==> inputs of run a <==
==> flow/design.v (excerpt) <==
module milestone1 (
	input logic CLOCK_50_I,                    
	input logic resetn,
	input  logic            M1_en,
	output  logic            M1_end,
	output logic   [17:0]   SRAM_address,
	input  logic   [15:0]   SRAM_read_data,
	output logic   [15:0]   SRAM_write_data,
	output logic            SRAM_we_n
);
==> flow/config.mk <==
export PLATFORM = sky130hd
export DESIGN_NAME = milestone1
export DESIGN_NICKNAME = milestone1
export VERILOG_FILES = /design/flow/design.v
export SDC_FILE = /design/flow/constraint.sdc
export NUM_CORES = 4
export LEC_CHECK = 0
export CAP_MARGIN = 20
export CORE_MARGIN = 2
export CORE_UTILIZATION = 72
export CTS_CLUSTER_DIAMETER = 398
export CTS_CLUSTER_SIZE = 95
export PLACE_DENSITY = 0.41
export SLEW_MARGIN = 20
export TNS_END_PERCENT = 5
==> flow/constraint.sdc <==
create_clock -name core_clock -period 8.03 [get_ports {CLOCK_50_I}]
set_input_delay 1.6060 -clock core_clock [delete_from_list [all_inputs] [get_ports {CLOCK_50_I}]]
set_output_delay 1.6060 -clock core_clock [all_outputs]
set_load 0.01 [all_outputs]
run.sh (not shown) runs the stock make flow with config.mk's settings and CLKGATE_MAP_FILE=.
==> inputs of run b, as changes to run a <==
==> flow/config.mk (replaced) <==
export PLATFORM = sky130hd
export DESIGN_NAME = milestone1
export DESIGN_NICKNAME = milestone1
export VERILOG_FILES = /design/flow/design.v
export SDC_FILE = /design/flow/constraint.sdc
export NUM_CORES = 4
export LEC_CHECK = 0
export CAP_MARGIN = 20
export CORE_MARGIN = 2
export CORE_UTILIZATION = 40
export SETUP_SLACK_MARGIN = 1.73
export SLEW_MARGIN = 20
==> flow/constraint.sdc (replaced) <==
create_clock -name core_clock -period 12.5 [get_ports {CLOCK_50_I}]
set_input_delay 2.5000 -clock core_clock [delete_from_list [all_inputs] [get_ports {CLOCK_50_I}]]
set_output_delay 2.5000 -clock core_clock [all_outputs]
set_load 0.01 [all_outputs]
==> notes <==
Run b completed without violations. Run a did not get past global routing (5_1_grt) with GRT-0232.
In area after synthesis, run b and run a do not differ.
Synthesized cell count is the same in run a and run b.
Die area: run a is lower than run b (about 44%).
==> figures <==
|  | run b | run a |
|---|---|---|
| Placement-stage worst setup slack | 598 ps | -2320 ps |
| Std-Cell Core Area | 156000 um2 | 86500 um2 |
| Starting Density | 40.2% | 72.5% |
| Half-perimeter wire length after detailed placement | 148000 um | 178000 um |
| CTS HTree Levels | 3 | 1 |
| Placed Instances | 9233 | 9636 |
| Number of rows created at floorplan | 145 | 108 |
| RePlAce Congestion | 0.994 | 1.05 |
| Die Size | 160000 um2 | 89500 um2 |
| CTS Buf Count | 75 | 10 |
| Post-DP Area | 65900 um2 | 75000 um2 |
| CTS-repair resized insts | 65 | 493 |
| Post-CTS setup-driven buffer insertion count | 6 | 84 |
| Outcome | finished clean | aborted with a tool error |
| Last stage reached | - | global routing (5_1_grt) |
| Chip Width | 400 um | 299 um |

========
==> inputs of exp/raven <==
milestone1 again, from the RTL that the note above started with.
make LEC_CHECK=0 ABC_AREA=0 CAP_MARGIN=15 CORE_MARGIN=2 CORE_UTILIZATION=72 CTS_CLUSTER_DIAMETER=400 CTS_CLUSTER_SIZE=14 PLACE_DENSITY=0.95 SLEW_MARGIN=20 finish   # period 5.43 ns
==> exp/umber: changes against exp/raven <==
- ABC_AREA: 0 -> not set
- CAP_MARGIN: 15 -> 20
- CORE_UTILIZATION: 72 -> 40
- CTS_CLUSTER_DIAMETER: 400 -> not set
- CTS_CLUSTER_SIZE: 14 -> not set
- PLACE_DENSITY: 0.95 -> not set
==> flow/constraint.sdc (replaced) <==
create_clock -name core_clock -period 12.5 [get_ports {CLOCK_50_I}]
set_input_delay 2.5000 -clock core_clock [delete_from_list [all_inputs] [get_ports {CLOCK_50_I}]]
set_output_delay 2.5000 -clock core_clock [all_outputs]
set_load 0.01 [all_outputs]
==> flow_metrics.env <==
# source this file to load flow results
export IMPL_initial_core_utilization_pct=72.5
export IMPL_global_route_usage_met3_pct=85.8
export IMPL_design_core_area_sq_um=86500
export IMPL_post_cts_setup_buffer_count=247
export IMPL_global_route_usage_met1_pct=95.1
export IMPL_dp_slack_ns=-5.17
export IMPL_flow_first_error="[ERROR GRT-0116] Global routing finished with congestion. Check the congestion regions in the DRC Viewer."
export IMPL_dpl_cell_count=9744
export IMPL_htree_levels=2
export IMPL_placed_cell_area_sq_um=77100
export IMPL_cts_inserted_buffers=49
export IMPL_floorplan_die_area_sq_um=89500
export IMPL_outcome="stopped before the end"
export IMPL_die_y_um=299
export IMPL_stop_stage="global routing (5_1_grt)"
export IMPL_global_route_overflow_total=17160
export IMPL_postCtsResizedCells=794
export IMPL_die_width_um=299
That was exp/raven.
==> flow_metrics.env <==
# implementation run metrics
export IMPL_outcome="no timing/DRC/antenna violations"
export IMPL_highest_layer="met4"
export IMPL_report_final_slew_viol_count=0
export IMPL_dpl_cell_count=9236
export IMPL_placed_cell_area_sq_um=65900
export IMPL_global_route_usage_met1_pct=34.3
export IMPL_htree_levels=3
export IMPL_design_core_area_sq_um=156000
export IMPL_global_route_usage_met3_pct=3.10
export IMPL_multi_input_comb_cells=5491
export IMPL_worst_setup_slack_after_layout_ns=0.728
export IMPL_global_route_overflow_total=0
export IMPL_floorplan_die_area_sq_um=160000
export IMPL_cts_inserted_buffers=76
export IMPL_die_y_um=400
export IMPL_synth_yosys_chip_area_sq_um=62700
export IMPL_postCtsResizedCells=0
export IMPL_initial_core_utilization_pct=40.2
That was exp/umber.

========
==> inputs of run B <==
Starting RTL as in the previous note.
clock: 8.74 ns
lec_check: 0
abc_area: 1
cap_margin: 20
core_aspect_ratio: 1.3
core_margin: 5
core_utilization: 56
gpl_timing_driven: 0
setup_slack_margin: 0.19
slew_margin: 20
==> inputs of run C, as changes to run B <==
ABC_AREA = not set   (was 1)
CORE_ASPECT_RATIO = not set   (was 1.3)
CORE_MARGIN = 2   (was 5)
CORE_UTILIZATION = 40   (was 56)
GPL_ROUTABILITY_DRIVEN = 0   (was not set)
GPL_TIMING_DRIVEN = not set   (was 0)
SETUP_SLACK_MARGIN = not set   (was 0.19)
TNS_END_PERCENT = 30   (was not set)
==> flow/constraint.sdc (replaced) <==
create_clock -name core_clock -period 13.0 [get_ports {CLOCK_50_I}]
set_input_delay 2.6000 -clock core_clock [delete_from_list [all_inputs] [get_ports {CLOCK_50_I}]]
set_output_delay 2.6000 -clock core_clock [all_outputs]
set_load 0.01 [all_outputs]
==> comparison <==
Run C passed the timing, design-rule and antenna checks. Run B reached the layout checks and failed them: setup timing.
Between run C and run B, the lower register-to-register slack is in run B (gap 1.3 ns).
Clock skew: run B is lower than run C (0.034 ns).
Against run B, the via count of run C is smaller by about 23%.
Between run C and run B, the lower core utilization is in run C (gap 27 points).
Against run C, the worst setup slack of run B is lower by 1.3 ns.
Between run B and run C, the lower maximum frequency is in run C (gap 32%, measured against run C).
Flip-flop count is the same in run B and run C.
Between run B and run C, the lower final cell count is in run C (gap about 23%, measured against run C).
